==> flow/design.v <==
typedef enum logic [2:0] {
	S_IDLE,
	S_ENABLE_UART_RX,
	S_WAIT_UART_RX,
	S_M1,
	S_M2,
	S_M3
}top_state_type;
typedef enum logic [5:0] {
	S_M1_IDLE,
	S_M1_Lead_in_0,
	S_M1_Lead_in_1,
	S_M1_Lead_in_2,
	S_M1_Lead_in_3,
	S_M1_Lead_in_4,
	S_M1_Lead_in_5,
	S_M1_Lead_in_6,
	S_M1_Lead_in_7,
	S_M1_Lead_in_8,
	S_M1_Loop_0,
	S_M1_Loop_1,
	S_M1_Loop_2,
	S_M1_Loop_3,
	S_M1_Loop_4,
	S_M1_Loop_5,
	S_M1_Loop_6,
	S_M1_Loop_7,
	S_M1_Loop_8,
	S_M1_Loop_9,
	S_M1_Loop_10,
	S_M1_Loop_11,
	S_M1_Loop_12,
	S_M1_Loop_13,
	S_M1_Loop_14,
	S_M1_Loop_15,
	S_M1_Lead_out_0,
	S_M1_Lead_out_1,
	S_M1_Lead_out_2,
	S_M1_Lead_out_3,
	S_M1_Lead_out_4,
	S_M1_Lead_out_5,
	S_M1_Lead_out_6,
	S_M1_Lead_out_7,
	S_M1_Lead_out_8,
	S_M1_Lead_out_9,
	S_M1_Lead_out_10,
	S_M1_Lead_out_11,
	S_M1_Lead_out_12,
	S_M1_Lead_out_13,
	S_M1_Lead_out_14,
	S_M1_Lead_out_15,
	S_M1_Lead_out_16,
	S_M1_Lead_out_17,
	S_M1_Lead_out_18,
	S_M1_Lead_out_19,
	S_M1_Lead_out_20,
	S_M1_Lead_out_21,
	S_M1_Lead_out_22,
	S_M1_Lead_out_23,
	S_M1_Lead_out_24,
	S_M1_Lead_out_25,
	S_M1_Lead_out_26,
	S_M1_Lead_out_27,
	S_M1_Lead_out_28,
	S_M1_Lead_out_29,
	S_M1_1,
	S_M1_DONE
}M1_state_type;
typedef enum logic [2:0] {
	S_M2_IDLE,
	S_M2_1,
	S_M2_DONE
}M2_state_type;
typedef enum logic [2:0] {
	S_M3_IDLE,
	S_M3_1,
	S_M3_DONE
}M3_state_type;
typedef enum logic [1:0] {
	S_RXC_IDLE,
	S_RXC_SYNC,
	S_RXC_ASSEMBLE_DATA,
	S_RXC_STOP_BIT
} RX_Controller_state_type;
typedef enum logic [2:0] {
	S_US_IDLE,
	S_US_STRIP_FILE_HEADER_1,
	S_US_STRIP_FILE_HEADER_2,
	S_US_START_FIRST_BYTE_RECEIVE,
	S_US_WRITE_FIRST_BYTE,
	S_US_START_SECOND_BYTE_RECEIVE,
	S_US_WRITE_SECOND_BYTE
} UART_SRAM_state_type;
typedef enum logic [3:0] {
	S_VS_WAIT_NEW_PIXEL_ROW,
	S_VS_NEW_PIXEL_ROW_DELAY_1,
	S_VS_NEW_PIXEL_ROW_DELAY_2,
	S_VS_NEW_PIXEL_ROW_DELAY_3,
	S_VS_NEW_PIXEL_ROW_DELAY_4,
	S_VS_NEW_PIXEL_ROW_DELAY_5,
	S_VS_FETCH_PIXEL_DATA_0,
	S_VS_FETCH_PIXEL_DATA_1,
	S_VS_FETCH_PIXEL_DATA_2,
	S_VS_FETCH_PIXEL_DATA_3
} VGA_SRAM_state_type;
`timescale 1ns/100ps
`default_nettype none
module M1 (
    input logic CLOCK_50_I,                    
    input logic resetn,                        
    input logic M1_start,
    output logic M1_done,
    input logic [15:0] M1_SRAM_read_data,
    output logic [15:0] M1_SRAM_write_data,
    output logic [17:0] M1_SRAM_address,
    output logic M1_SRAM_we_n,
    output logic [31:0] M1_mult_1_in1,
    output logic [31:0] M1_mult_1_in2,
    output logic [31:0] M1_mult_2_in1,
    output logic [31:0] M1_mult_2_in2,
    output logic [31:0] M1_mult_3_in1,
    output logic [31:0] M1_mult_3_in2,
    input logic [63:0] M1_mult_res_1,
    input logic [63:0] M1_mult_res_2,
    input logic [63:0] M1_mult_res_3
);
M1_state_type top_state;
parameter Y_base_address = 18'd0,
            U_base_address = 18'd38400,
             V_base_address = 18'd57600,
             RGB_base_address = 18'd146944,
        R_rem = 32'd14608704,
        G_rem = 32'd8879296,
        B_rem = 32'd18148672,
        Y_coe = 18'd76284,
        R_U_coe = 18'd0,
        R_V_coe = 18'd104595,
        G_U_coe = 18'd25624,
        G_V_coe = 18'd53281,
        B_U_coe = 18'd132251,
        B_V_coe = 18'd0,
        UV_5_coe = 18'd21,
        UV_3_coe = 18'd52,
        UV_1_coe = 18'd159,
        UV_rem = 18'd128;
logic [31:0] mult_op_1, mult_op_2, mult_op_3, mult_op_4, mult_op_5, mult_op_6;
logic [63:0] mult_res_1, mult_res_2, mult_res_3;
assign M1_mult_1_in1 = mult_op_1;
assign M1_mult_1_in2 = mult_op_2;
assign M1_mult_2_in1 = mult_op_3;
assign M1_mult_2_in2 = mult_op_4;
assign M1_mult_3_in1 = mult_op_5;
assign M1_mult_3_in2 = mult_op_6;
assign mult_res_1 = M1_mult_res_1;
assign mult_res_2 = M1_mult_res_2;
assign mult_res_3 = M1_mult_res_3;
logic [17:0] Y_counter;
logic [17:0] U_V_counter;
logic [17:0] RGB_counter;
logic [7:0] line_counter;
logic [15:0] Y_data;  
logic [7:0] U_prime_data;  
logic [7:0] U_buffer;  
logic [7:0] U_jplus5_data;
logic [7:0] U_jplus3_data;
logic [7:0] U_jplus1_data;
logic [7:0] U_jminus1_data;
logic [7:0] U_jminus3_data;
logic [7:0] U_jminus5_data;
logic [7:0] V_prime_data;  
logic [7:0] V_buffer;  
logic [7:0] V_jplus5_data;
logic [7:0] V_jplus3_data;
logic [7:0] V_jplus1_data;
logic [7:0] V_jminus1_data;
logic [7:0] V_jminus3_data;
logic [7:0] V_jminus5_data;
logic [63:0] R_data;  
logic [63:0] G_data;  
logic [63:0] B_data;  
logic start_buf;
always @(posedge CLOCK_50_I or negedge resetn) begin
    if (~resetn) begin
        top_state <= S_M1_IDLE;
        start_buf <= 1'b0;
        M1_done <= 1'b0;
        mult_op_1 <= 32'd0;
        mult_op_2 <= 32'd0;
        mult_op_3 <= 32'd0;
        mult_op_4 <= 32'd0;
        mult_op_5 <= 32'd0;
        mult_op_6 <= 32'd0;
        Y_counter <= 18'd0;
        U_V_counter <= 18'd0;
        RGB_counter <= 18'd0;
        Y_data <= 16'd0;
        U_prime_data <= 8'd0;
        U_buffer <= 8'd0;
        U_jplus5_data <= 8'd0;
        U_jplus3_data <= 8'd0;
        U_jplus1_data <= 8'd0;
        U_jminus1_data <= 8'd0;
        U_jminus3_data <= 8'd0;
        U_jminus5_data <= 8'd0;
        V_prime_data <= 8'd0;
        V_buffer <= 8'd0;
        V_jplus5_data <= 8'd0;
        V_jplus3_data <= 8'd0;
        V_jplus1_data <= 8'd0;
        V_jminus1_data <= 8'd0;
        V_jminus3_data <= 8'd0;
        V_jminus5_data <= 8'd0;
        R_data <= 8'd0;
        G_data <= 8'd0;
        B_data <= 8'd0;
        M1_SRAM_address <= 18'd0;
        M1_SRAM_write_data <= 16'd0;
        M1_SRAM_we_n <= 1'b1;
    end else begin
			start_buf <= M1_start;
        case (top_state)
        S_M1_IDLE: begin
            if(M1_start && ~start_buf) begin
              M1_SRAM_address <= Y_base_address + Y_counter;
                top_state <= S_M1_Lead_in_0;
            end
        end
        S_M1_Lead_in_0: begin
            M1_SRAM_address <= U_base_address + U_V_counter;
            M1_SRAM_we_n <= 1'b1;
            top_state <= S_M1_Lead_in_1;
        end
        S_M1_Lead_in_1: begin
            M1_SRAM_address <= V_base_address + U_V_counter;
            U_V_counter <= U_V_counter + 18'd1;
            top_state <= S_M1_Lead_in_2;
        end
        S_M1_Lead_in_2: begin
            M1_SRAM_address <= U_base_address + U_V_counter;
            Y_data <= M1_SRAM_read_data;  
            top_state <= S_M1_Lead_in_3;
        end
        S_M1_Lead_in_3: begin
            M1_SRAM_address <= V_base_address + U_V_counter;
            U_prime_data <= M1_SRAM_read_data[15:8];  
            U_jplus1_data <= M1_SRAM_read_data[7:0];  
            U_jminus1_data <= M1_SRAM_read_data[15:8];  
            U_jminus3_data <= M1_SRAM_read_data[15:8];  
            U_jminus5_data <= M1_SRAM_read_data[15:8];  
            top_state <= S_M1_Lead_in_4;
        end
        S_M1_Lead_in_4: begin
            V_prime_data <= M1_SRAM_read_data[15:8];  
            V_jplus1_data <= M1_SRAM_read_data[7:0];  
            V_jminus1_data <= M1_SRAM_read_data[15:8];  
            V_jminus3_data <= M1_SRAM_read_data[15:8];  
            V_jminus5_data <= M1_SRAM_read_data[15:8];  
            mult_op_1 <= Y_coe;
            mult_op_2 <= Y_data[15:8];
            mult_op_3 <= R_U_coe;
            mult_op_4 <= U_prime_data;
            mult_op_5 <= R_V_coe;
            mult_op_6 <= M1_SRAM_read_data[15:8];
            top_state <= S_M1_Lead_in_5;
        end
        S_M1_Lead_in_5: begin
            U_jplus5_data <= M1_SRAM_read_data[7:0];  
            U_jplus3_data <= M1_SRAM_read_data[15:8];  
            R_data <= (mult_res_1 + mult_res_3 - R_rem);
            mult_op_3 <= G_U_coe;
            mult_op_5 <= G_V_coe;
            top_state <= S_M1_Lead_in_6;
        end
        S_M1_Lead_in_6: begin
            V_jplus5_data <= M1_SRAM_read_data[7:0];  
            V_jplus3_data <= M1_SRAM_read_data[15:8];  
            G_data <= (mult_res_1 - mult_res_2 - mult_res_3 + G_rem);
            mult_op_3 <= B_U_coe;
            mult_op_5 <= B_V_coe;
        if (RGB_counter != 18'd0) RGB_counter <= RGB_counter + 18'd1;
            top_state <= S_M1_Lead_in_7;
        end
        S_M1_Lead_in_7: begin
            M1_SRAM_address <= RGB_base_address + RGB_counter;
            M1_SRAM_we_n <= 1'b0;
            M1_SRAM_write_data[15:8] <= (R_data[31] == 1'b1)?8'b0:((|R_data[30:24])?8'd255:R_data[23:16]);
            M1_SRAM_write_data[7:0] <= (G_data[31] == 1'b1)?8'b0:((|G_data[30:24])?8'd255:G_data[23:16]);;
            B_data <= (mult_res_1 + mult_res_2 - B_rem);
            mult_op_1 <= UV_5_coe;
            mult_op_2 <= U_jplus5_data + U_jminus5_data;
            mult_op_3 <= UV_3_coe;
            mult_op_4 <= U_jplus3_data + U_jminus3_data;
            mult_op_5 <= UV_1_coe;
            mult_op_6 <= U_jplus1_data + U_jminus1_data;
            Y_counter <= Y_counter + 18'd1;
            top_state <= S_M1_Lead_in_8;
        end
        S_M1_Lead_in_8: begin
            M1_SRAM_address <= Y_base_address + Y_counter;
            M1_SRAM_we_n <= 1'b1;
            U_prime_data <= (mult_res_1 - mult_res_2 + mult_res_3 + UV_rem) >> 8;
            mult_op_1 <= UV_5_coe;
            mult_op_2 <= V_jplus5_data + V_jminus5_data;
            mult_op_3 <= UV_3_coe;
            mult_op_4 <= V_jplus3_data + V_jminus3_data;
            mult_op_5 <= UV_1_coe;
            mult_op_6 <= V_jplus1_data + V_jminus1_data;
            U_V_counter <= U_V_counter + 18'd1;
            top_state <= S_M1_Loop_0;
        end
        S_M1_Loop_0: begin
            M1_SRAM_address <= U_base_address + U_V_counter;
            V_prime_data <= (mult_res_1 - mult_res_2 + mult_res_3 + UV_rem) >> 8;
            mult_op_1 <= Y_coe;
            mult_op_2 <= Y_data[7:0];
            mult_op_3 <= R_U_coe;
            mult_op_4 <= U_prime_data;
            mult_op_5 <= R_V_coe;
            mult_op_6 <= (mult_res_1 - mult_res_2 + mult_res_3 + UV_rem) >> 8;
            top_state <= S_M1_Loop_1;
        end
        S_M1_Loop_1: begin
            M1_SRAM_address <= V_base_address + U_V_counter;
            R_data <= (mult_res_1 + mult_res_3 - R_rem);
            mult_op_3 <= G_U_coe;
            mult_op_5 <= G_V_coe;
            RGB_counter <= RGB_counter + 18'd1;
            top_state <= S_M1_Loop_2;
        end
        S_M1_Loop_2: begin
            M1_SRAM_address <= RGB_base_address + RGB_counter;
            Y_data <= M1_SRAM_read_data;  
            M1_SRAM_we_n <= 1'b0;
            M1_SRAM_write_data[15:8] <= (B_data[31] == 1'b1)?8'b0:((|B_data[30:24])?8'd255:B_data[23:16]);;
            M1_SRAM_write_data[7:0] <= (R_data[31] == 1'b1)?8'b0:((|R_data[30:24])?8'd255:R_data[23:16]);;
            U_prime_data <= U_jplus1_data;
            G_data <= (mult_res_1 - mult_res_2 - mult_res_3 + G_rem);
            mult_op_3 <= B_U_coe;
            mult_op_5 <= B_V_coe;
            top_state <= S_M1_Loop_3;
        end
        S_M1_Loop_3: begin
            M1_SRAM_we_n <= 1'b1;
            U_buffer <= M1_SRAM_read_data[7:0];  
            U_jplus5_data <= M1_SRAM_read_data[15:8];  
            U_jplus3_data <= U_jplus5_data;  
            U_jplus1_data <= U_jplus3_data;  
            U_jminus1_data <= U_jplus1_data;  
            U_jminus3_data <= U_jminus1_data;
            U_jminus5_data <= U_jminus3_data;
            V_prime_data <= V_jplus1_data;
            B_data <= (mult_res_1 + mult_res_2 - B_rem);
            mult_op_1 <= Y_coe;
            mult_op_2 <= Y_data[15:8];
            mult_op_3 <= R_U_coe;
            mult_op_4 <= U_prime_data;
            mult_op_5 <= R_V_coe;
            mult_op_6 <= V_jplus1_data;
            RGB_counter <= RGB_counter + 18'd1;
            top_state <= S_M1_Loop_4;
        end
        S_M1_Loop_4: begin
            M1_SRAM_address <= RGB_base_address + RGB_counter;
            M1_SRAM_we_n <= 1'b0;
            M1_SRAM_write_data[15:8] <= (G_data[31] == 1'b1)?8'b0:((|G_data[30:24])?8'd255:G_data[23:16]);;
            M1_SRAM_write_data[7:0] <= (B_data[31] == 1'b1)?8'b0:((|B_data[30:24])?8'd255:B_data[23:16]);;
            V_buffer <= M1_SRAM_read_data[7:0];  
            V_jplus5_data <= M1_SRAM_read_data[15:8];  
            V_jplus3_data <= V_jplus5_data;  
            V_jplus1_data <= V_jplus3_data;  
            V_jminus1_data <= V_jplus1_data;  
            V_jminus3_data <= V_jminus1_data;
            V_jminus5_data <= V_jminus3_data;
            R_data <= (mult_res_1 + mult_res_3 - R_rem);
            mult_op_3 <= G_U_coe;
            mult_op_5 <= G_V_coe;
            top_state <= S_M1_Loop_5;
        end
        S_M1_Loop_5: begin
            M1_SRAM_we_n <= 1'b1;
            G_data <= (mult_res_1 - mult_res_2 - mult_res_3 + G_rem);
            mult_op_3 <= B_U_coe;
            mult_op_5 <= B_V_coe;
            RGB_counter <= RGB_counter + 18'd1;
            top_state <= S_M1_Loop_6;
        end
        S_M1_Loop_6: begin
            M1_SRAM_address <= RGB_base_address + RGB_counter;
            M1_SRAM_we_n <= 1'b0;
            M1_SRAM_write_data[15:8] <= (R_data[31] == 1'b1)?8'b0:((|R_data[30:24])?8'd255:R_data[23:16]);;
            M1_SRAM_write_data[7:0] <= (G_data[31] == 1'b1)?8'b0:((|G_data[30:24])?8'd255:G_data[23:16]);;
            B_data <= (mult_res_1 + mult_res_2 - B_rem);
            mult_op_1 <= UV_5_coe;
            mult_op_2 <= U_jplus5_data + U_jminus5_data;
            mult_op_3 <= UV_3_coe;
            mult_op_4 <= U_jplus3_data + U_jminus3_data;
            mult_op_5 <= UV_1_coe;
            mult_op_6 <= U_jplus1_data + U_jminus1_data;
            Y_counter <= Y_counter + 18'd1;
            top_state <= S_M1_Loop_7;
        end
        S_M1_Loop_7: begin
            M1_SRAM_address <= Y_base_address + Y_counter;
            M1_SRAM_we_n <= 1'b1;
            U_prime_data <= (mult_res_1 - mult_res_2 + mult_res_3 + UV_rem) >> 8;
            mult_op_2 <= V_jplus5_data + V_jminus5_data;
            mult_op_4 <= V_jplus3_data + V_jminus3_data;
            mult_op_6 <= V_jplus1_data + V_jminus1_data;
            top_state <= S_M1_Loop_8;
        end
        S_M1_Loop_8: begin
            V_prime_data <= (mult_res_1 - mult_res_2 + mult_res_3 + UV_rem) >> 8;
            mult_op_1 <= Y_coe;
            mult_op_2 <= Y_data[7:0];
            mult_op_3 <= R_U_coe;
            mult_op_4 <= U_prime_data;
            mult_op_5 <= R_V_coe;
            mult_op_6 <= (mult_res_1 - mult_res_2 + mult_res_3 + UV_rem) >> 8;
            top_state <= S_M1_Loop_9;
        end
        S_M1_Loop_9: begin
            R_data <= (mult_res_1 + mult_res_3 - R_rem);
            mult_op_3 <= G_U_coe;
            mult_op_5 <= G_V_coe;
            RGB_counter <= RGB_counter + 18'd1;
            top_state <= S_M1_Loop_10;
        end
        S_M1_Loop_10: begin
            M1_SRAM_address <= RGB_base_address + RGB_counter;
            Y_data <= M1_SRAM_read_data;  
            M1_SRAM_we_n <= 1'b0;
            M1_SRAM_write_data[15:8] <= (B_data[31] == 1'b1)?8'b0:((|B_data[30:24])?8'd255:B_data[23:16]);;
            M1_SRAM_write_data[7:0] <= (R_data[31] == 1'b1)?8'b0:((|R_data[30:24])?8'd255:R_data[23:16]);;
            U_prime_data <= U_jplus1_data;
            G_data <= (mult_res_1 - mult_res_2 - mult_res_3 + G_rem);
            mult_op_3 <= B_U_coe;
            mult_op_5 <= B_V_coe;
            top_state <= S_M1_Loop_11;
        end
        S_M1_Loop_11: begin
            M1_SRAM_we_n <= 1'b1;
            U_jplus5_data <= U_buffer;
            U_jplus3_data <= U_jplus5_data;  
            U_jplus1_data <= U_jplus3_data;  
            U_jminus1_data <= U_jplus1_data;  
            U_jminus3_data <= U_jminus1_data;
            U_jminus5_data <= U_jminus3_data;
            V_prime_data <= V_jplus1_data;
            B_data <= (mult_res_1 + mult_res_2 - B_rem);
            mult_op_1 <= Y_coe;
            mult_op_2 <= Y_data[15:8];
            mult_op_3 <= R_U_coe;
            mult_op_4 <= U_prime_data;
            mult_op_5 <= R_V_coe;
            mult_op_6 <= V_jplus1_data;
            RGB_counter <= RGB_counter + 18'd1;
            top_state <= S_M1_Loop_12;
        end
        S_M1_Loop_12: begin
            M1_SRAM_address <= RGB_base_address + RGB_counter;
            M1_SRAM_we_n <= 1'b0;
            M1_SRAM_write_data[15:8] <= (G_data[31] == 1'b1)?8'b0:((|G_data[30:24])?8'd255:G_data[23:16]);;
            M1_SRAM_write_data[7:0] <= (B_data[31] == 1'b1)?8'b0:((|B_data[30:24])?8'd255:B_data[23:16]);;
            V_jplus5_data <= V_buffer;
            V_jplus3_data <= V_jplus5_data;
            V_jplus1_data <= V_jplus3_data;
            V_jminus1_data <= V_jplus1_data;
            V_jminus3_data <= V_jminus1_data;
            V_jminus5_data <= V_jminus3_data;
            R_data <= (mult_res_1 + mult_res_3 - R_rem);
            mult_op_3 <= G_U_coe;
            mult_op_5 <= G_V_coe;
            top_state <= S_M1_Loop_13;
        end
        S_M1_Loop_13: begin
            M1_SRAM_we_n <= 1'b1;
            G_data <= (mult_res_1 - mult_res_2 - mult_res_3 + G_rem);
            mult_op_3 <= B_U_coe;
            mult_op_5 <= B_V_coe;
            RGB_counter <= RGB_counter + 18'd1;
            top_state <= S_M1_Loop_14;
        end
        S_M1_Loop_14: begin
            M1_SRAM_address <= RGB_base_address + RGB_counter;
            M1_SRAM_we_n <= 1'b0;
            M1_SRAM_write_data[15:8] <= (R_data[31] == 1'b1)?8'b0:((|R_data[30:24])?8'd255:R_data[23:16]);;
            M1_SRAM_write_data[7:0] <= (G_data[31] == 1'b1)?8'b0:((|G_data[30:24])?8'd255:G_data[23:16]);;
            B_data <= (mult_res_1 + mult_res_2 - B_rem);
            mult_op_1 <= UV_5_coe;
            mult_op_2 <= U_jplus5_data + U_jminus5_data;
            mult_op_3 <= UV_3_coe;
            mult_op_4 <= U_jplus3_data + U_jminus3_data;
            mult_op_5 <= UV_1_coe;
            mult_op_6 <= U_jplus1_data + U_jminus1_data;
            Y_counter <= Y_counter + 18'd1;
            top_state <= S_M1_Loop_15;
        end
        S_M1_Loop_15: begin
            M1_SRAM_address <= Y_base_address + Y_counter;
            M1_SRAM_we_n <= 1'b1;
            U_prime_data <= (mult_res_1 - mult_res_2 + mult_res_3 + UV_rem) >> 8;
            mult_op_2 <= V_jplus5_data + V_jminus5_data;
            mult_op_4 <= V_jplus3_data + V_jminus3_data;
            mult_op_6 <= V_jplus1_data + V_jminus1_data;
            if (U_V_counter % 18'd80 == 18'd79) begin
                top_state <= S_M1_Lead_out_0;
            end else begin
                U_V_counter <= U_V_counter + 18'd1;
                top_state <= S_M1_Loop_0;
        end
        end
        S_M1_Lead_out_0: begin
                        V_prime_data <= (mult_res_1 - mult_res_2 + mult_res_3 + UV_rem) >> 8;
                        mult_op_1 <= Y_coe;
                        mult_op_2 <= Y_data[7:0];
                        mult_op_3 <= R_U_coe;
                        mult_op_4 <= U_prime_data;
                        mult_op_5 <= R_V_coe;
                        mult_op_6 <= ((mult_res_1 - mult_res_2 + mult_res_3 + UV_rem) >> 8);
            top_state <= S_M1_Lead_out_1;
        end
        S_M1_Lead_out_1: begin
                        R_data <= (mult_res_1 + mult_res_3 - R_rem);
                        mult_op_3 <= G_U_coe;
                        mult_op_5 <= G_V_coe;
                        RGB_counter <= RGB_counter + 18'd1;
            top_state <= S_M1_Lead_out_2;
        end
        S_M1_Lead_out_2: begin
                        M1_SRAM_address <= RGB_base_address + RGB_counter;
                        Y_data <= M1_SRAM_read_data;
                        M1_SRAM_we_n <= 1'b0;
                        M1_SRAM_write_data[15:8] <= (B_data[31] == 1'b1)?8'b0:((|B_data[30:24])?8'd255:B_data[23:16]);;
                        M1_SRAM_write_data[7:0] <= (R_data[31] == 1'b1)?8'b0:((|R_data[30:24])?8'd255:R_data[23:16]);;
                        U_prime_data <= U_jplus1_data;
                        G_data <= (mult_res_1 - mult_res_2 - mult_res_3 + G_rem);
                        mult_op_3 <= B_U_coe;
                        mult_op_5 <= B_V_coe;
            top_state <= S_M1_Lead_out_3;
        end
        S_M1_Lead_out_3: begin
                        M1_SRAM_we_n <= 1'b1;
                        U_jplus3_data <= U_jplus5_data;
                        U_jplus1_data <= U_jplus3_data;
                        U_jminus1_data <= U_jplus1_data;
                        U_jminus3_data <= U_jminus1_data;
                        U_jminus5_data <= U_jminus3_data;
                        V_prime_data <= V_jplus1_data;
                        B_data <= (mult_res_1 + mult_res_2 - B_rem);
                        mult_op_1 <= Y_coe;
                        mult_op_2 <= Y_data[15:8];
                        mult_op_3 <= R_U_coe;
                        mult_op_4 <= U_prime_data;
                        mult_op_5 <= R_V_coe;
                        mult_op_6 <= V_jplus1_data;
                        RGB_counter <= RGB_counter + 18'd1;
            top_state <= S_M1_Lead_out_4;
        end
        S_M1_Lead_out_4: begin
                        M1_SRAM_address <= RGB_base_address + RGB_counter;
                        M1_SRAM_we_n <= 1'b0;
                        M1_SRAM_write_data[15:8] <= (G_data[31] == 1'b1)?8'b0:((|G_data[30:24])?8'd255:G_data[23:16]);;
                        M1_SRAM_write_data[7:0] <= (B_data[31] == 1'b1)?8'b0:((|B_data[30:24])?8'd255:B_data[23:16]);;
                        V_jplus3_data <= V_jplus5_data;
                        V_jplus1_data <= V_jplus3_data;
                        V_jminus1_data <= V_jplus1_data;
                        V_jminus3_data <= V_jminus1_data;
                        V_jminus5_data <= V_jminus3_data;
                        R_data <= (mult_res_1 + mult_res_3 - R_rem);
                        mult_op_3 <= G_U_coe;
                        mult_op_5 <= G_V_coe;
            top_state <= S_M1_Lead_out_5;
        end
        S_M1_Lead_out_5: begin
                        M1_SRAM_we_n <= 1'b1;
                        G_data <= (mult_res_1 - mult_res_2 - mult_res_3 + G_rem);
                        mult_op_3 <= B_U_coe;
                        mult_op_5 <= B_V_coe;
                        RGB_counter <= RGB_counter + 18'd1;
            top_state <= S_M1_Lead_out_6;
        end
        S_M1_Lead_out_6: begin
                        M1_SRAM_address <= RGB_base_address + RGB_counter;
                        M1_SRAM_we_n <= 1'b0;
                        M1_SRAM_write_data[15:8] <= (R_data[31] == 1'b1)?8'b0:((|R_data[30:24])?8'd255:R_data[23:16]);;
                        M1_SRAM_write_data[7:0] <= (G_data[31] == 1'b1)?8'b0:((|G_data[30:24])?8'd255:G_data[23:16]);;
                        B_data <= (mult_res_1 + mult_res_2 - B_rem);
                        mult_op_1 <= UV_5_coe;
                        mult_op_2 <= U_jplus5_data + U_jminus5_data;
                        mult_op_3 <= UV_3_coe;
                        mult_op_4 <= U_jplus3_data + U_jminus3_data;
                        mult_op_5 <= UV_1_coe;
                        mult_op_6 <= U_jplus1_data + U_jminus1_data;
                        Y_counter <= Y_counter + 18'd1;
            top_state <= S_M1_Lead_out_7;
        end
        S_M1_Lead_out_7: begin
                        M1_SRAM_address <= Y_base_address + Y_counter;
                        M1_SRAM_we_n <= 1'b1;
                        U_prime_data <= (mult_res_1 - mult_res_2 + mult_res_3 + UV_rem) >> 8;
                        mult_op_2 <= V_jplus5_data + V_jminus5_data;
                        mult_op_4 <= V_jplus3_data + V_jminus3_data;
                        mult_op_6 <= V_jplus1_data + V_jminus1_data;
            top_state <= S_M1_Lead_out_8;
        end
        S_M1_Lead_out_8: begin
                        V_prime_data <= (mult_res_1 - mult_res_2 + mult_res_3 + UV_rem) >> 8;
                        mult_op_1 <= Y_coe;
                        mult_op_2 <= Y_data[7:0];
                        mult_op_3 <= R_U_coe;
                        mult_op_4 <= U_prime_data;
                        mult_op_5 <= R_V_coe;
                        mult_op_6 <= ((mult_res_1 - mult_res_2 + mult_res_3 + UV_rem) >> 8);
            top_state <= S_M1_Lead_out_9;
        end
        S_M1_Lead_out_9: begin
                        R_data <= (mult_res_1 + mult_res_3 - R_rem);
                        mult_op_3 <= G_U_coe;
                        mult_op_5 <= G_V_coe;
                        RGB_counter <= RGB_counter + 18'd1;
            top_state <= S_M1_Lead_out_10;
        end
        S_M1_Lead_out_10: begin
                        M1_SRAM_address <= RGB_base_address + RGB_counter;
                        Y_data <= M1_SRAM_read_data;
                        M1_SRAM_we_n <= 1'b0;
                        M1_SRAM_write_data[15:8] <= (B_data[31] == 1'b1)?8'b0:((|B_data[30:24])?8'd255:B_data[23:16]);;
                        M1_SRAM_write_data[7:0] <= (R_data[31] == 1'b1)?8'b0:((|R_data[30:24])?8'd255:R_data[23:16]);;
                        U_prime_data <= U_jplus1_data;
                        G_data <= (mult_res_1 - mult_res_2 - mult_res_3 + G_rem);
                        mult_op_3 <= B_U_coe;
                        mult_op_5 <= B_V_coe;
            top_state <= S_M1_Lead_out_11;
        end
        S_M1_Lead_out_11: begin
                        M1_SRAM_we_n <= 1'b1;
                        U_jplus1_data <= U_jplus3_data;
                        U_jminus1_data <= U_jplus1_data;
                        U_jminus3_data <= U_jminus1_data;
                        U_jminus5_data <= U_jminus3_data;
                        V_prime_data <= V_jplus1_data;
                        B_data <= (mult_res_1 + mult_res_2 - B_rem);
                        mult_op_1 <= Y_coe;
                        mult_op_2 <= Y_data[15:8];
                        mult_op_3 <= R_U_coe;
                        mult_op_4 <= U_prime_data;
                        mult_op_5 <= R_V_coe;
                        mult_op_6 <= V_jplus1_data;
                        RGB_counter <= RGB_counter + 18'd1;
            top_state <= S_M1_Lead_out_12;
        end
        S_M1_Lead_out_12: begin
                        M1_SRAM_address <= RGB_base_address + RGB_counter;
                        M1_SRAM_we_n <= 1'b0;
                        M1_SRAM_write_data[15:8] <= (G_data[31] == 1'b1)?8'b0:((|G_data[30:24])?8'd255:G_data[23:16]);;
                        M1_SRAM_write_data[7:0] <= (B_data[31] == 1'b1)?8'b0:((|B_data[30:24])?8'd255:B_data[23:16]);;
                        V_jplus1_data <= V_jplus3_data;
                        V_jminus1_data <= V_jplus1_data;
                        V_jminus3_data <= V_jminus1_data;
                        V_jminus5_data <= V_jminus3_data;
                        R_data <= (mult_res_1 + mult_res_3 - R_rem);
                        mult_op_3 <= G_U_coe;
                        mult_op_5 <= G_V_coe;
            top_state <= S_M1_Lead_out_13;
        end
        S_M1_Lead_out_13: begin
                        M1_SRAM_we_n <= 1'b1;
                        G_data <= (mult_res_1 - mult_res_2 - mult_res_3 + G_rem);
                        mult_op_3 <= B_U_coe;
                        mult_op_5 <= B_V_coe;
                        RGB_counter <= RGB_counter + 18'd1;
            top_state <= S_M1_Lead_out_14;
        end
        S_M1_Lead_out_14: begin
                        M1_SRAM_address <= RGB_base_address + RGB_counter;
                        M1_SRAM_we_n <= 1'b0;
                        M1_SRAM_write_data[15:8] <= (R_data[31] == 1'b1)?8'b0:((|R_data[30:24])?8'd255:R_data[23:16]);;
                        M1_SRAM_write_data[7:0] <= (G_data[31] == 1'b1)?8'b0:((|G_data[30:24])?8'd255:G_data[23:16]);;
                        B_data <= (mult_res_1 + mult_res_2 - B_rem);
                        mult_op_1 <= UV_5_coe;
                        mult_op_2 <= U_jplus5_data + U_jminus5_data;
                        mult_op_3 <= UV_3_coe;
                        mult_op_4 <= U_jplus3_data + U_jminus3_data;
                        mult_op_5 <= UV_1_coe;
                        mult_op_6 <= U_jplus1_data + U_jminus1_data;
                        Y_counter <= Y_counter + 18'd1;
            top_state <= S_M1_Lead_out_15;
        end
        S_M1_Lead_out_15: begin
                        M1_SRAM_address <= Y_base_address + Y_counter;
                        M1_SRAM_we_n <= 1'b1;
                        U_prime_data <= (mult_res_1 - mult_res_2 + mult_res_3 + UV_rem) >> 8;
                        mult_op_2 <= V_jplus5_data + V_jminus5_data;
                        mult_op_4 <= V_jplus3_data + V_jminus3_data;
                        mult_op_6 <= V_jplus1_data + V_jminus1_data;
            top_state <= S_M1_Lead_out_16;
        end
        S_M1_Lead_out_16: begin
                        V_prime_data <= (mult_res_1 - mult_res_2 + mult_res_3 + UV_rem) >> 8;
                        mult_op_1 <= Y_coe;
                        mult_op_2 <= Y_data[7:0];
                        mult_op_3 <= R_U_coe;
                        mult_op_4 <= U_prime_data;
                        mult_op_5 <= R_V_coe;
                        mult_op_6 <= ((mult_res_1 - mult_res_2 + mult_res_3 + UV_rem) >> 8);
            top_state <= S_M1_Lead_out_17;
        end
        S_M1_Lead_out_17: begin
                        R_data <= (mult_res_1 + mult_res_3 - R_rem);
                        mult_op_3 <= G_U_coe;
                        mult_op_5 <= G_V_coe;
                        RGB_counter <= RGB_counter + 18'd1;
            top_state <= S_M1_Lead_out_18;
        end
        S_M1_Lead_out_18: begin
                        M1_SRAM_address <= RGB_base_address + RGB_counter;
                        Y_data <= M1_SRAM_read_data;
                        M1_SRAM_we_n <= 1'b0;
                        M1_SRAM_write_data[15:8] <= (B_data[31] == 1'b1)?8'b0:((|B_data[30:24])?8'd255:B_data[23:16]);;
                        M1_SRAM_write_data[7:0] <= (R_data[31] == 1'b1)?8'b0:((|R_data[30:24])?8'd255:R_data[23:16]);;
                        U_prime_data <= U_jplus1_data;
                        G_data <= (mult_res_1 - mult_res_2 - mult_res_3 + G_rem);
                        mult_op_3 <= B_U_coe;
                        mult_op_5 <= B_V_coe;
            top_state <= S_M1_Lead_out_19;
        end
        S_M1_Lead_out_19: begin
                        M1_SRAM_we_n <= 1'b1;
                        U_jminus1_data <= U_jplus1_data;
                        U_jminus3_data <= U_jminus1_data;
                        U_jminus5_data <= U_jminus3_data;
                        V_prime_data <= V_jplus1_data;
                        B_data <= (mult_res_1 + mult_res_2 - B_rem);
                        mult_op_1 <= Y_coe;
                        mult_op_2 <= Y_data[15:8];
                        mult_op_3 <= R_U_coe;
                        mult_op_4 <= U_prime_data;
                        mult_op_5 <= R_V_coe;
                        mult_op_6 <= V_jplus1_data;
                        RGB_counter <= RGB_counter + 18'd1;
            top_state <= S_M1_Lead_out_20;
        end
        S_M1_Lead_out_20: begin
                        M1_SRAM_address <= RGB_base_address + RGB_counter;
                        M1_SRAM_we_n <= 1'b0;
                        M1_SRAM_write_data[15:8] <= (G_data[31] == 1'b1)?8'b0:((|G_data[30:24])?8'd255:G_data[23:16]);;
                        M1_SRAM_write_data[7:0] <= (B_data[31] == 1'b1)?8'b0:((|B_data[30:24])?8'd255:B_data[23:16]);;
                        V_jminus1_data <= V_jplus1_data;
                        V_jminus3_data <= V_jminus1_data;
                        V_jminus5_data <= V_jminus3_data;
                        R_data <= (mult_res_1 + mult_res_3 - R_rem);
                        mult_op_3 <= G_U_coe;
                        mult_op_5 <= G_V_coe;
            top_state <= S_M1_Lead_out_21;
        end
        S_M1_Lead_out_21: begin
                        M1_SRAM_we_n <= 1'b1;
                        G_data <= (mult_res_1 - mult_res_2 - mult_res_3 + G_rem);
                        mult_op_3 <= B_U_coe;
                        mult_op_5 <= B_V_coe;
                        RGB_counter <= RGB_counter + 18'd1;
            top_state <= S_M1_Lead_out_22;
        end
        S_M1_Lead_out_22: begin
                        M1_SRAM_address <= RGB_base_address + RGB_counter;
                        M1_SRAM_we_n <= 1'b0;
                        M1_SRAM_write_data[15:8] <= (R_data[31] == 1'b1)?8'b0:((|R_data[30:24])?8'd255:R_data[23:16]);;
                        M1_SRAM_write_data[7:0] <= (G_data[31] == 1'b1)?8'b0:((|G_data[30:24])?8'd255:G_data[23:16]);;
                        B_data <= (mult_res_1 + mult_res_2 - B_rem);
                        mult_op_1 <= UV_5_coe;
                        mult_op_2 <= U_jplus5_data + U_jminus5_data;
                        mult_op_3 <= UV_3_coe;
                        mult_op_4 <= U_jplus3_data + U_jminus3_data;
                        mult_op_5 <= UV_1_coe;
                        mult_op_6 <= U_jplus1_data + U_jminus1_data;
            top_state <= S_M1_Lead_out_23;
        end
        S_M1_Lead_out_23: begin
                        M1_SRAM_we_n <= 1'b1;
                        U_prime_data <= (mult_res_1 - mult_res_2 + mult_res_3 + UV_rem) >> 8;
                        mult_op_2 <= V_jplus5_data + V_jminus5_data;
                        mult_op_4 <= V_jplus3_data + V_jminus3_data;
                        mult_op_6 <= V_jplus1_data + V_jminus1_data;
            top_state <= S_M1_Lead_out_24;
        end
        S_M1_Lead_out_24: begin
                        V_prime_data <= (mult_res_1 - mult_res_2 + mult_res_3 + UV_rem) >> 8;
                        mult_op_1 <= Y_coe;
                        mult_op_2 <= Y_data[7:0];
                        mult_op_3 <= R_U_coe;
                        mult_op_4 <= U_prime_data;
                        mult_op_5 <= R_V_coe;
                        mult_op_6 <= ((mult_res_1 - mult_res_2 + mult_res_3 + UV_rem) >> 8);
            top_state <= S_M1_Lead_out_25;
        end
        S_M1_Lead_out_25: begin
                        R_data <= (mult_res_1 + mult_res_3 - R_rem);
                        mult_op_3 <= G_U_coe;
                        mult_op_5 <= G_V_coe;
                        RGB_counter <= RGB_counter + 18'd1;
            top_state <= S_M1_Lead_out_26;
        end
        S_M1_Lead_out_26: begin
                        M1_SRAM_address <= RGB_base_address + RGB_counter;
                        M1_SRAM_we_n <= 1'b0;
                        M1_SRAM_write_data[15:8] <= (B_data[31] == 1'b1)?8'b0:((|B_data[30:24])?8'd255:B_data[23:16]);;
                        M1_SRAM_write_data[7:0] <= (R_data[31] == 1'b1)?8'b0:((|R_data[30:24])?8'd255:R_data[23:16]);;
                        G_data <= (mult_res_1 - mult_res_2 - mult_res_3 + G_rem);
                        mult_op_3 <= B_U_coe;
                        mult_op_5 <= B_V_coe;
            top_state <= S_M1_Lead_out_27;
        end
        S_M1_Lead_out_27: begin
                        M1_SRAM_we_n <= 1'b1;
                        B_data <= (mult_res_1 + M1_mult_res_2 - B_rem);
                        RGB_counter <= RGB_counter + 18'd1;
            top_state <= S_M1_Lead_out_28;
        end
        S_M1_Lead_out_28: begin
                        M1_SRAM_address <= RGB_base_address + RGB_counter;
                        M1_SRAM_we_n <= 1'b0;
                        M1_SRAM_write_data[15:8] <= (G_data[31] == 1'b1)?8'b0:((|G_data[30:24])?8'd255:G_data[23:16]);;
                        M1_SRAM_write_data[7:0] <= (B_data[31] == 1'b1)?8'b0:((|B_data[30:24])?8'd255:B_data[23:16]);;
            Y_counter <= Y_counter + 18'd1;
            top_state <= S_M1_Lead_out_29;
        end
        S_M1_Lead_out_29: begin
            M1_SRAM_we_n <= 1'b1;
            M1_SRAM_address <= Y_base_address + Y_counter;
            if (Y_counter >= 18'd38399) begin
                top_state <= S_M1_1;
            end else begin
                U_V_counter <= U_V_counter + 18'd1;
                top_state <= S_M1_Lead_in_0;
            end
        end
        S_M1_1: begin
            top_state <= S_M1_DONE;
        end
        S_M1_DONE: begin
            M1_done <= 1'b1;
        end
        default: top_state <= S_M1_IDLE;
        endcase
    end
end
endmodule
`timescale 1ns/100ps
`default_nettype none
module upsample_csc (
    input  logic        clk,
    input  logic        resetn,
    input  logic        start,
    output logic        done,
    input  logic [15:0] sram_read_data,
    output logic [15:0] sram_write_data,
    output logic [17:0] sram_address,
    output logic        sram_we_n
);
logic [31:0] mult_1_in1, mult_1_in2;
logic [31:0] mult_2_in1, mult_2_in2;
logic [31:0] mult_3_in1, mult_3_in2;
logic [63:0] mult_1_res, mult_2_res, mult_3_res;
assign mult_1_res = mult_1_in1 * mult_1_in2;
assign mult_2_res = mult_2_in1 * mult_2_in2;
assign mult_3_res = mult_3_in1 * mult_3_in2;
M1 M1_unit (
    .CLOCK_50_I(clk),
    .resetn(resetn),
    .M1_start(start),
    .M1_done(done),
    .M1_SRAM_read_data(sram_read_data),
    .M1_SRAM_write_data(sram_write_data),
    .M1_SRAM_address(sram_address),
    .M1_SRAM_we_n(sram_we_n),
    .M1_mult_1_in1(mult_1_in1),
    .M1_mult_1_in2(mult_1_in2),
    .M1_mult_2_in1(mult_2_in1),
    .M1_mult_2_in2(mult_2_in2),
    .M1_mult_3_in1(mult_3_in1),
    .M1_mult_3_in2(mult_3_in2),
    .M1_mult_res_1(mult_1_res),
    .M1_mult_res_2(mult_2_res),
    .M1_mult_res_3(mult_3_res)
);
endmodule
==> flow/run.sh <==
#!/bin/bash
# the make line also repeats each setting of config.mk as NAME=value (left out here)
make -C /OpenROAD-flow-scripts/flow DESIGN_CONFIG=/design/flow/config.mk WORK_HOME=/design/flow/orfs CLKGATE_MAP_FILE= finish
==> flow/config.mk <==
export PLATFORM = sky130hd
export DESIGN_NAME = upsample_csc
export DESIGN_NICKNAME = upsample_csc
export VERILOG_FILES = /design/flow/design.v
export SDC_FILE = /design/flow/constraint.sdc
export NUM_CORES = 4
export LEC_CHECK = 0
export CAP_MARGIN = 20
export CORE_MARGIN = 2
export CORE_UTILIZATION = 72
export CTS_CLUSTER_DIAMETER = 143
export CTS_CLUSTER_SIZE = 99
export PLACE_DENSITY = 0.6
export SETUP_SLACK_MARGIN = 1.65
export SLEW_MARGIN = 20
==> flow/constraint.sdc <==
create_clock -name core_clock -period 5.5 [get_ports {clk}]
set_input_delay 1.1000 -clock core_clock [delete_from_list [all_inputs] [get_ports {clk}]]
set_output_delay 1.1000 -clock core_clock [all_outputs]
set_load 0.01 [all_outputs]
==> results.sh, run 1 <==
# source this file to load flow results
export IMPL_status="aborted with a tool error"
export IMPL_failing_step="5_1_grt"
export IMPL_error_line="[ERROR GRT-0232] Routing congestion too high. Check the congestion heatmap in the GUI."
export IMPL_place_port_buffers=54
export IMPL_die_x_um=260.4
export IMPL_place_congestion=0.9722
export IMPL_syn_nets=6567
export IMPL_postPlaceCellArea_um2=57040
export IMPL_design_core_area_um2=64700
export IMPL_ys_seq_frac=0.1814
export IMPL_die_height_um=260.4
export IMPL_clkSinkCount=343
export IMPL_synth_area_um2=47320
export IMPL_track_usage=0.8869
export IMPL_clock_tree_root_cell="clkbuf_16"
export IMPL_ys_cells=5294
export IMPL_initial_core_util=0.7315
export IMPL_numSynthFlops=343
export IMPL_netlist_top_cells_count="937 x inv_1, 881 x ha_1, 394 x nand2_1"
export IMPL_ys_top_logic_family="adder cells"
export IMPL_ys_types=113
export IMPL_synth_edff_count=0
export IMPL_yosysTopAreaCellShare=0.2329
export IMPL_row_count=93
export IMPL_htree_levels=1
export IMPL_ff_type="dfrtp_1"
export IMPL_top_cells_by_area="ha_1 23%, dfrtp_1 18%, fa_1 16%"
export IMPL_clockBufferDepth=3
export IMPL_dp_hpwl_mm=126.2
export IMPL_netlist_instances=5294
export IMPL_yosys_area_share_aoi=0.1471
export IMPL_ys_sh_mux=0.01240
export IMPL_cts_buffers=10
export IMPL_overflow=1234
export IMPL_ys_area_um2=47320
export IMPL_top_area_cell="ha_1"
export IMPL_ys_async_sr_fraction=1.000
export IMPL_syn_area_per_cell_um2=8.939
export IMPL_most_common_cell="inv_1"
export IMPL_ys_sh_xor=0.05296
export IMPL_synth_simple_area_share=0.1268
export IMPL_place_ws_ns=-5.024
export IMPL_ys_sh_adder=0.3910
export IMPL_ios=55
export IMPL_synth_warnings=1
export IMPL_chip_area_um2=67800
-- metal layers --
| layer | global-route usage | GRT overflow |
|---|---|---|
| met5 | 0.6382 | 10 |
| met3 | 0.8071 | 114 |
| met2 | 0.9986 | 622 |
| met4 | 0.8514 | 314 |
| met1 | 0.8793 | 174 |
-- metrics by stage --
| stage | instances | TNS (ns) |
|---|---|---|
| detailed placement | 6995 | -294.65 |
| global placement | 6995 | -264.56 |
| floorplan | 5294 | -189.65 |
| CTS | 7067 | -290.27 |
-- repair_timing --
action,in CTS
hold buffers,0
pin swaps,98
gates cloned,1
setup endpoints to repair,138
setup buffers,56
resized,202
==> run 2, diff against run 1 <==
Settings changed: ABC_AREA set to 1, CAP_MARGIN 20 to 15, CELL_PAD_IN_SITES_DETAIL_PLACEMENT set to 0, CELL_PAD_IN_SITES_GLOBAL_PLACEMENT set to 3, CORE_MARGIN 2 to 7, CORE_UTILIZATION 72 to 34, CTS_CLUSTER_DIAMETER 143 to 305, CTS_CLUSTER_SIZE 99 to not set, GPL_ROUTABILITY_DRIVEN set to 0, HOLD_SLACK_MARGIN set to -0.05, MAX_ROUTING_LAYER set to met4, MIN_ROUTING_LAYER set to met2, PLACE_DENSITY 0.6 to not set, PLACE_DENSITY_LB_ADDON set to 0.15, SETUP_SLACK_MARGIN 1.65 to 1.5, SLEW_MARGIN 20 to 30, TNS_END_PERCENT set to 90.
Clock period 5.5 ns to 7.82 ns, I/O delays scaled along.
==> run 2 against run 1 <==
  * Now fails the layout checks on setup timing
  * Die area rose by 120%
  * Synthesized cell count rose by 14%
  * Synthesized area increased by 0.74%
==> results.sh, run 2 <==
# source this file to load flow results
export IMPL_max_stage_delay_ns=0.55
export IMPL_top_cells_by_area="ha_1 23%, dfrtp_1 18%, fa_1 16%"
export IMPL_drv_cap=0
export IMPL_row_count=137
export IMPL_first_pass_iters=10
export IMPL_fin_ws_ns=-1.604
export IMPL_ys_top_logic_family="adder cells"
export IMPL_place_ws_ns=-1.892
export IMPL_critical_path_startpoint="M1_unit.mult_op_1[13]"
export IMPL_die_height_um=388.5
export IMPL_max_freq_mhz=106.1
export IMPL_overflow=0
export IMPL_finalSetupViolCount=65
export IMPL_design_core_area_um2=139400
export IMPL_antenna_found_initial=0
export IMPL_synth_area_um2=47680
export IMPL_clk_latency_ns=0.70
export IMPL_cp_arrival_ns=9.98
export IMPL_ys_types=68
export IMPL_ys_sh_mux=0.0005249
export IMPL_netlist_instances=6020
export IMPL_rr_endpoint="M1_unit.mult_op_6[29]"
export IMPL_synth_warnings=1
export IMPL_ios=55
export IMPL_hold_path_end="M1_unit.M1_done"
export IMPL_routed_wl_mm=166.1
export IMPL_fin_crit_ns=9.424
export IMPL_yosys_area_share_aoi=0.1019
export IMPL_initial_core_util=0.3421
export IMPL_finalClockSkew_ns=0.04993
export IMPL_syn_nets=7293
export IMPL_ys_async_sr_fraction=1.000
export IMPL_relSlewSlack=0.3215
export IMPL_path_buffers=8
export IMPL_warning_count=115
export IMPL_cts_hold_buffers_added=0
export IMPL_drc=0
export IMPL_cp_slowest_cell="fa_1"
export IMPL_chip_area_um2=150900
export IMPL_ys_area_um2=47680
export IMPL_clkSinkCount=343
export IMPL_die_x_um=388.5
export IMPL_grt_first_pass_wirelength_mm=255.4
export IMPL_wire_per_inst_um=18.63
export IMPL_worstHoldStart="M1_unit.M1_done"
export IMPL_worstSetupEndpointType="flop"
export IMPL_clockBufferDepth=3
export IMPL_syn_area_per_cell_um2=7.920
export IMPL_most_common_cell="inv_1"
export IMPL_worstPathRequired_ns=8.38
export IMPL_ant_nets=0
export IMPL_synth_simple_area_share=0.1627
export IMPL_numSynthFlops=343
export IMPL_crit_path_end="M1_unit.mult_op_6[29]"
export IMPL_htree_levels=2
export IMPL_place_port_buffers=54
export IMPL_yosysTopAreaCellShare=0.2312
export IMPL_crit_fanout=4
export IMPL_cts_buffers=46
export IMPL_ys_cells=6020
export IMPL_grt_pass1_vias=68056
export IMPL_syn2layout_area_growth_pct=33.22
export IMPL_track_usage=0.3359
export IMPL_fillers=14038
export IMPL_r2r_setup_slack_ns=-1.60
export IMPL_final_hold_violation_count=0
export IMPL_nets=8273
export IMPL_cts_tree="done"
export IMPL_ys_seq_frac=0.1801
export IMPL_dp_hpwl_mm=130.3
export IMPL_grt_max_degree=134
export IMPL_finalCritPeriodShare=1.205
export IMPL_holdPathStages=2
export IMPL_ff_type="dfrtp_1"
export IMPL_cp_top_family="adder cells"
export IMPL_slew_viol_final=0
export IMPL_crit_cells=58
export IMPL_ys_sh_adder=0.3878
export IMPL_crit_top_cell="nand2_4"
export IMPL_clock_tree_root_cell="clkbuf_16"
export IMPL_path_class="reg -> reg"
export IMPL_reg2reg_depth=58
export IMPL_vias=59372
export IMPL_netlist_top_cells_count="1,400 x inv_1, 1,036 x nand2_1, 881 x ha_1"
export IMPL_synth_edff_count=0
export IMPL_min_path_type="reg -> reg"
export IMPL_ys_sh_xor=0.04241
export IMPL_dr_first_iter_drc_count=7406
export IMPL_clk_pin_slew_ns=0.07
export IMPL_rsz0062_at_grt="true"
export IMPL_status="finished with violations"
export IMPL_cp_start_kind="flop"
export IMPL_viasPerCell=6.661
export IMPL_tightest_slew_ns=1.011
export IMPL_reg2reg_from="M1_unit.mult_op_1[13]"
export IMPL_top_area_cell="ha_1"
export IMPL_violations="setup timing"
## run 2: area by class of cell
cell class	count	area [um^2]	share of cell area
Inverter	1435	5429	0.08547
Clock inverter	20	292.8	0.004610
Antenna cell	2	5.005	0.00007880
Timing Repair Buffer	1047	8531	0.1343
Multi-Input combinational cell	4127	36970	0.5821
Tap cell	1876	2347	0.03696
Clock buffer	63	1345	0.02118
Sequential cell	343	8594	0.1353
## run 2: timing repair
item,CTS,global route
gates resized,437,266
endpoints found under the setup margin,107,107
setup buffers,148,34
pin swaps,256,129
## run 2: routing by layer
layer / wire, um / up-vias / track usage
met1: 0 / 22087 / -
met3: 70850 / 999 / 0.4717
li1: - / 20817 / -
met5: 0 / - / -
met2: 85180 / 15469 / 0.3829
met4: 10020 / 0 / 0.03091
## run 2: per-stage QoR
step | std cells | hold WS, ns | area [um^2] | util | TNS, ns
final | 8913 | 0.4655 | 63520 | 0.4558 | -62.70
after floorplan | 6020 | 0.4462 | 48590 | - | -18.36
after global placement | 8646 | 0.4577 | 57020 | 0.4092 | -71.10
after CTS | 8877 | 0.4753 | 61880 | 0.4440 | -58.98
after global routing | 8911 | 0.4953 | 63510 | 0.4557 | -92.40
after detailed placement | 8646 | 0.4568 | 57030 | 0.4092 | -71.33
==> run 3, diff against run 2 <==
Settings changed: CAP_MARGIN 15 to 5, CELL_PAD_IN_SITES_GLOBAL_PLACEMENT 3 to 0, CORE_MARGIN 7 to 3, CORE_UTILIZATION 34 to 72, CTS_CLUSTER_DIAMETER 305 to 206, GPL_ROUTABILITY_DRIVEN 0 to not set, HOLD_SLACK_MARGIN -0.05 to not set, MIN_ROUTING_LAYER met2 to met1, PLACE_DENSITY_LB_ADDON 0.15 to 0.2, SETUP_SLACK_MARGIN 1.5 to -0.68, SLEW_MARGIN 30 to 40, TNS_END_PERCENT 90 to not set.
Clock period 7.82 ns to 9.06 ns, I/O delays scaled along.
==> run 3 against run 2 <==
  * The flow now stops in 5_1_grt
  * Synthesized cell count stayed put
  * Synthesized area stayed put
  * Die area is 54% lower
==> results.sh, run 3 <==
# source this file to load flow results
export IMPL_dp_hpwl_mm=112.6
export IMPL_ys_sh_adder=0.3878
export IMPL_ys_async_sr_fraction=1.000
export IMPL_syn_nets=7293
export IMPL_clockBufferDepth=3
export IMPL_ys_sh_xor=0.04241
export IMPL_design_core_area_um2=64930
export IMPL_top_area_cell="ha_1"
export IMPL_numSynthFlops=343
export IMPL_netlist_instances=6020
export IMPL_ys_area_um2=47680
export IMPL_ys_top_logic_family="adder cells"
export IMPL_clock_tree_root_cell="clkbuf_16"
export IMPL_chip_area_um2=69340
export IMPL_ff_type="dfrtp_1"
export IMPL_synth_warnings=1
export IMPL_synth_area_um2=47680
export IMPL_synth_edff_count=0
export IMPL_htree_levels=2
export IMPL_place_port_buffers=54
export IMPL_ys_types=68
export IMPL_most_common_cell="inv_1"
export IMPL_status="aborted with a tool error"
export IMPL_netlist_top_cells_count="1,400 x inv_1, 1,036 x nand2_1, 881 x ha_1"
export IMPL_place_inst=7317
export IMPL_cts_hold_buffers_added=0
export IMPL_initial_core_util=0.7343
export IMPL_row_count=93
export IMPL_ys_sh_mux=0.0005249
export IMPL_yosys_area_share_aoi=0.1019
export IMPL_failing_step="5_1_grt"
export IMPL_ys_cells=6020
export IMPL_die_x_um=263.3
export IMPL_ys_seq_frac=0.1801
export IMPL_ios=55
export IMPL_die_height_um=263.3
export IMPL_syn_area_per_cell_um2=7.920
export IMPL_cts_buffers=40
export IMPL_clkSinkCount=343
export IMPL_postPlaceCellArea_um2=52630
export IMPL_place_congestion=0.9895
export IMPL_top_cells_by_area="ha_1 23%, dfrtp_1 18%, fa_1 16%"
export IMPL_synth_simple_area_share=0.1627
export IMPL_yosysTopAreaCellShare=0.2312
## run 3: metrics by stage
| step | setup TNS (ns) | setup slack (ns) | hold slack [ns] |
|---|---|---|---|
| floorplan | -6.905 | -0.6072 | 0.4447 |
| global placement | -11.68 | -0.7075 | 0.4525 |
| detailed placement | -23.75 | -1.055 | 0.4598 |
| CTS | -14.38 | -0.6950 | 0.4734 |
## run 3: repair_timing
item                       in CTS
resized                        54
buffers inserted               37
gates cloned                    0
pin swaps                      29
setup endpoints to repair      23
==> run 4, diff against run 3 <==
Settings changed: ABC_AREA 1 to 0, CELL_PAD_IN_SITES_DETAIL_PLACEMENT 0 to 1, CELL_PAD_IN_SITES_GLOBAL_PLACEMENT 0 to not set, CORE_ASPECT_RATIO set to 1.93, CORE_MARGIN 3 to 7, CORE_UTILIZATION 72 to 57, CTS_CLUSTER_DIAMETER 206 to not set, GPL_ROUTABILITY_DRIVEN set to 1, HOLD_SLACK_MARGIN set to 0.08, MIN_ROUTING_LAYER met1 to not set, PLACE_DENSITY set to 0.45, PLACE_DENSITY_LB_ADDON 0.2 to not set, SETUP_SLACK_MARGIN -0.68 to 0.42, SLEW_MARGIN 40 to 20.
Clock period 9.06 ns to 12.7 ns, I/O delays scaled along.
==> run 4 against run 3 <==
  * Now clean on timing, DRC and antenna
  * Die area increased by 32%
  * Synthesized area fell by 0.74%
  * Synthesized cell count decreased by 12%
==> results.sh, run 4 <==
# source this file to load flow results
export IMPL_rr_endpoint="M1_unit.mult_op_6[30]"
export IMPL_vias=38870
export IMPL_ys_sh_mux=0.01240
export IMPL_ys_async_sr_fraction=1.000
export IMPL_htree_levels=2
export IMPL_crit_cells=45
export IMPL_max_freq_mhz=85.59
export IMPL_design_core_area_um2=82200
export IMPL_clk_latency_ns=0.57
export IMPL_ys_sh_adder=0.3910
export IMPL_clk_pin_slew_ns=0.07
export IMPL_postPlaceCellArea_um2=49000
export IMPL_overflow=0
export IMPL_nets=6556
export IMPL_syn_nets=6567
export IMPL_fillers=9519
export IMPL_cp_slowest_cell="or4b_2"
export IMPL_ys_sh_xor=0.05296
export IMPL_syn2layout_area_growth_pct=6.031
export IMPL_clockBufferDepth=3
export IMPL_synth_edff_count=0
export IMPL_cts_tree="done"
export IMPL_wire_per_inst_um=24.02
export IMPL_ff_type="dfrtp_1"
export IMPL_synth_simple_area_share=0.1268
export IMPL_first_pass_iters=6
export IMPL_drc=0
export IMPL_drv_cap=0
export IMPL_rsz0062_at_grt="false"
export IMPL_finalSetupViolCount=0
export IMPL_finalClockSkew_ns=0.01438
export IMPL_holdPathStages=1
export IMPL_worstHoldStart="M1_unit.M1_done"
export IMPL_most_common_cell="inv_1"
export IMPL_relSlewSlack=0.2652
export IMPL_critical_path_startpoint="M1_unit.mult_op_1[13]"
export IMPL_status="timing/DRC/antenna clean"
export IMPL_crit_top_cell="ha_1"
export IMPL_dr_first_iter_drc_count=1563
export IMPL_ios=55
export IMPL_clock_tree_root_cell="clkbuf_16"
export IMPL_numSynthFlops=343
export IMPL_initial_core_util=0.5757
export IMPL_cp_start_kind="flop"
export IMPL_reg2reg_from="M1_unit.mult_op_1[13]"
export IMPL_crit_path_end="M1_unit.mult_op_6[30]"
export IMPL_fin_crit_ns=11.68
export IMPL_top_cells_by_area="ha_1 23%, dfrtp_1 18%, fa_1 16%"
export IMPL_netlist_top_cells_count="937 x inv_1, 881 x ha_1, 394 x nand2_1"
export IMPL_ys_seq_frac=0.1814
export IMPL_path_class="reg -> reg"
export IMPL_final_cell_area_um2=50180
export IMPL_slew_viol_final=0
export IMPL_dp_hpwl_mm=126.8
export IMPL_finalCritPeriodShare=0.9199
export IMPL_layout_area_comb_um2=34630
export IMPL_top_area_cell="ha_1"
export IMPL_final_hold_violation_count=0
export IMPL_worstPathRequired_ns=13.14
export IMPL_cts_buffers=34
export IMPL_ys_top_logic_family="adder cells"
export IMPL_hold_path_end="M1_unit.M1_done"
export IMPL_grt_max_degree=140
export IMPL_yosysTopAreaCellShare=0.2329
export IMPL_reg2reg_depth=45
export IMPL_ant_nets=0
export IMPL_r2r_setup_slack_ns=1.02
export IMPL_seq_area_um2=8586
export IMPL_path_buffers=4
export IMPL_syn_area_per_cell_um2=8.939
export IMPL_place_congestion=0.9683
export IMPL_synth_area_um2=47320
export IMPL_row_count=146
export IMPL_antenna_found_initial=4
export IMPL_worstSetupEndpointType="flop"
export IMPL_ys_cells=5294
export IMPL_grt_pass1_vias=44393
export IMPL_netlist_instances=5294
export IMPL_tightest_slew_ns=1.102
export IMPL_crit_fanout=14
export IMPL_viasPerCell=6.125
export IMPL_grt_first_pass_wirelength_mm=239.0
export IMPL_min_path_type="reg -> reg"
export IMPL_clkSinkCount=343
export IMPL_ys_area_um2=47320
export IMPL_chip_area_um2=91730
export IMPL_track_usage=0.3373
export IMPL_place_port_buffers=54
export IMPL_tns_ns=0
export IMPL_synth_warnings=1
export IMPL_cp_arrival_ns=12.13
export IMPL_routed_wl_mm=152.5
export IMPL_yosys_area_share_aoi=0.1471
export IMPL_die_x_um=221.4
export IMPL_die_height_um=414.3
export IMPL_cp_top_family="AND-OR/OR-AND gates"
export IMPL_warning_count=110
export IMPL_max_stage_delay_ns=0.65
export IMPL_ys_types=113
[run 4: cell type report]
type | instances | share of cell area
diodes | 2 | 0.00009974
clock buffers | 49 | 0.01950
clock inverters | 12 | 0.002693
inverters | 939 | 0.07029
multi-input cells | 3850 | 0.6902
flip-flops and latches | 343 | 0.1711
well taps | 1036 | 0.02583
repair buffers | 115 | 0.02032
[run 4: through the flow]
stage	utilization	hold WS [ns]	cells	setup slack, ns
after floorplan	-	0.4414	5294	1.830
after global placement	0.5961	0.4483	6281	0.6549
after detailed placement	0.5961	0.4467	6281	0.3213
after CTS	0.6097	0.4742	6342	0.4928
after global routing	0.6104	0.4917	6346	0.4055
final	0.6104	0.4622	6346	1.017
[run 4: metal layers]
metal | vias up | wire, um | global-route usage
met2 | 950 | 83230 | 0.6429
met1 | 19568 | 51780 | 0.3165
met3 | 611 | 4306 | 0.02715
li1 | 17741 | - | -
met4 | 0 | 13130 | 0.2325
met5 | - | 0 | -
[run 4: timing repair]
action                                  CTS  global route
endpoints found under the setup margin    2             5
pin swaps                                 0             4
buffers inserted                          0             2
gates resized                             3            15
hold buffers                              0             0
==> run 5, diff against run 4 <==
Settings changed: ABC_AREA 0 to 1, CAP_MARGIN 5 to 20, CELL_PAD_IN_SITES_DETAIL_PLACEMENT 1 to not set, CORE_ASPECT_RATIO 1.93 to not set, CORE_MARGIN 7 to 2, CORE_UTILIZATION 57 to 64, GPL_ROUTABILITY_DRIVEN 1 to not set, HOLD_SLACK_MARGIN 0.08 to not set, MAX_ROUTING_LAYER met4 to not set, PLACE_DENSITY 0.45 to 0.43, SETUP_SLACK_MARGIN 0.42 to not set.
Clock period 12.7 ns to 8.1 ns, I/O delays scaled along.
==> run 5 against run 4 <==
  * The layout now fails its checks (setup timing)
  * Sequential share of layout area is 3.0 points lower
  * Routed wire length increased by 7.8%
  * Global-route usage up 4.6 points
  * Synthesized area up 0.74%
  * Synthesized cell count increased by 14%
  * Final area grew 22%
  * Register-to-register slack worse by 3.1 ns
  * Worst setup slack got worse by 3.1 ns
  * Critical endpoint is now M1_unit.mult_op_6[29]
  * Highest routed layer is now met5
==> results.sh, run 5 <==
# source this file to load flow results
export IMPL_place_congestion=0.9585
export IMPL_syn_area_per_cell_um2=7.920
export IMPL_overflow=0
export IMPL_worstSetupEndpointType="flop"
export IMPL_routed_wl_mm=164.4
export IMPL_clockBufferDepth=3
export IMPL_relSlewSlack=0.3730
export IMPL_die_height_um=276.9
export IMPL_ys_sh_mux=0.0005249
export IMPL_netlist_top_cells_count="1,400 x inv_1, 1,036 x nand2_1, 881 x ha_1"
export IMPL_critical_path_startpoint="M1_unit.mult_op_1[13]"
export IMPL_post_route_util=0.8233
export IMPL_ys_top_logic_family="adder cells"
export IMPL_max_stage_delay_ns=0.56
export IMPL_slew_viol_final=0
export IMPL_synth_warnings=1
export IMPL_cp_top_family="adder cells"
export IMPL_r2r_setup_slack_ns=-2.05
export IMPL_top_area_cell="ha_1"
export IMPL_track_usage=0.3834
export IMPL_synth_area_um2=47680
export IMPL_ys_sh_adder=0.3878
export IMPL_fin_ws_ns=-2.055
export IMPL_postPlaceCellArea_um2=54830
export IMPL_vias=45640
export IMPL_path_class="reg -> reg"
export IMPL_crit_fanout=6
export IMPL_hold_path_end="M1_unit.R_data[30]"
export IMPL_status="finished with violations"
export IMPL_crit_path_end="M1_unit.mult_op_6[29]"
export IMPL_cp_arrival_ns=10.63
export IMPL_crit_cells=48
export IMPL_rr_endpoint="M1_unit.mult_op_6[29]"
export IMPL_finalCritPeriodShare=1.254
export IMPL_nets=8097
export IMPL_viasPerCell=5.833
export IMPL_dp_hpwl_mm=111.5
export IMPL_fillers=4517
export IMPL_ys_seq_frac=0.1801
export IMPL_ant_nets=0
export IMPL_max_freq_mhz=98.48
export IMPL_antenna_found_initial=7
export IMPL_clk_pin_slew_ns=0.06
export IMPL_yosysTopAreaCellShare=0.2312
export IMPL_cts_buffers=42
export IMPL_netlist_instances=6020
export IMPL_crit_top_cell="ha_4"
export IMPL_violations="setup timing"
export IMPL_clkSinkCount=343
export IMPL_syn_nets=7293
export IMPL_reg2reg_from="M1_unit.mult_op_1[13]"
export IMPL_most_common_cell="inv_1"
export IMPL_finalSetupViolCount=69
export IMPL_final_cell_area_um2=60990
export IMPL_clk_latency_ns=0.63
export IMPL_cts_tree="done"
export IMPL_die_x_um=276.9
export IMPL_row_count=100
export IMPL_numSynthFlops=343
export IMPL_path_buffers=8
export IMPL_place_inst=7610
export IMPL_cp_slowest_cell="fa_1"
export IMPL_stdcell_count=7824
export IMPL_synth_simple_area_share=0.1627
export IMPL_design_core_area_um2=74070
export IMPL_ys_sh_xor=0.04241
export IMPL_ys_cells=6020
export IMPL_wire_per_inst_um=21.01
export IMPL_tns_ns=-68.29
export IMPL_grt_first_pass_wirelength_mm=234.1
export IMPL_ys_area_um2=47680
export IMPL_final_hold_violation_count=0
export IMPL_synth_edff_count=0
export IMPL_warning_count=114
export IMPL_place_port_buffers=54
export IMPL_worstPathRequired_ns=8.57
export IMPL_top_cells_by_area="ha_1 23%, dfrtp_1 18%, fa_1 16%"
export IMPL_tightest_slew_ns=0.9370
export IMPL_grt_pass1_vias=45475
export IMPL_drc=0
export IMPL_yosys_area_share_aoi=0.1019
export IMPL_drv_cap=0
export IMPL_ys_types=68
export IMPL_ff_type="dfrtp_1"
export IMPL_dr_first_iter_drc_count=3776
export IMPL_cp_start_kind="flop"
export IMPL_fin_crit_ns=10.15
export IMPL_syn2layout_area_growth_pct=27.92
export IMPL_min_path_type="reg -> reg"
export IMPL_worstHoldStart="M1_unit.R_data[30]"
export IMPL_rsz0062_at_grt="true"
export IMPL_initial_core_util=0.6436
export IMPL_grt_max_degree=101
export IMPL_htree_levels=2
export IMPL_ys_async_sr_fraction=1.000
export IMPL_holdPathStages=2
export IMPL_finalClockSkew_ns=0.05933
export IMPL_first_pass_iters=6
export IMPL_chip_area_um2=76690
export IMPL_ios=55
export IMPL_reg2reg_depth=48
export IMPL_clock_tree_root_cell="clkbuf_16"
run 5: stage by stage:
stage	hold WS, ns	setup slack, ns
after floorplan	0.4447	-0.7887
after global placement	0.4582	-1.354
after detailed placement	0.4626	-1.588
after CTS	0.4858	-1.147
after global routing	0.5040	-2.218
final	0.4820	-2.055
run 5: final cells by class:
type / count / area [um^2] / share of cell area
clock inverters: 18 / 296.5 / 0.004862
clock buffers: 54 / 1177 / 0.01931
flip-flops and latches: 343 / 8594 / 0.1409
multi-input cells: 4128 / 37140 / 0.6090
diodes: 3 / 7.507 / 0.0001231
well taps: 969 / 1212 / 0.01988
repair buffers: 874 / 7106 / 0.1165
inverters: 1435 / 5453 / 0.08941
run 5: routing by layer:
metal,track usage,routed length (um),vias up
met5,0,26,-
met4,0.2135,13650,4
met3,0.06378,13810,903
met2,0.6488,75860,2374
met1,0.4663,61030,21774
li1,-,-,20585
run 5: timing repair:
action | CTS | global route
resized | 346 | 434
setup buffers | 146 | 81
endpoints found under the setup margin | 59 | 90
pin swaps | 242 | 252
hold buffers | 0 | 0
cloned | 0 | 1
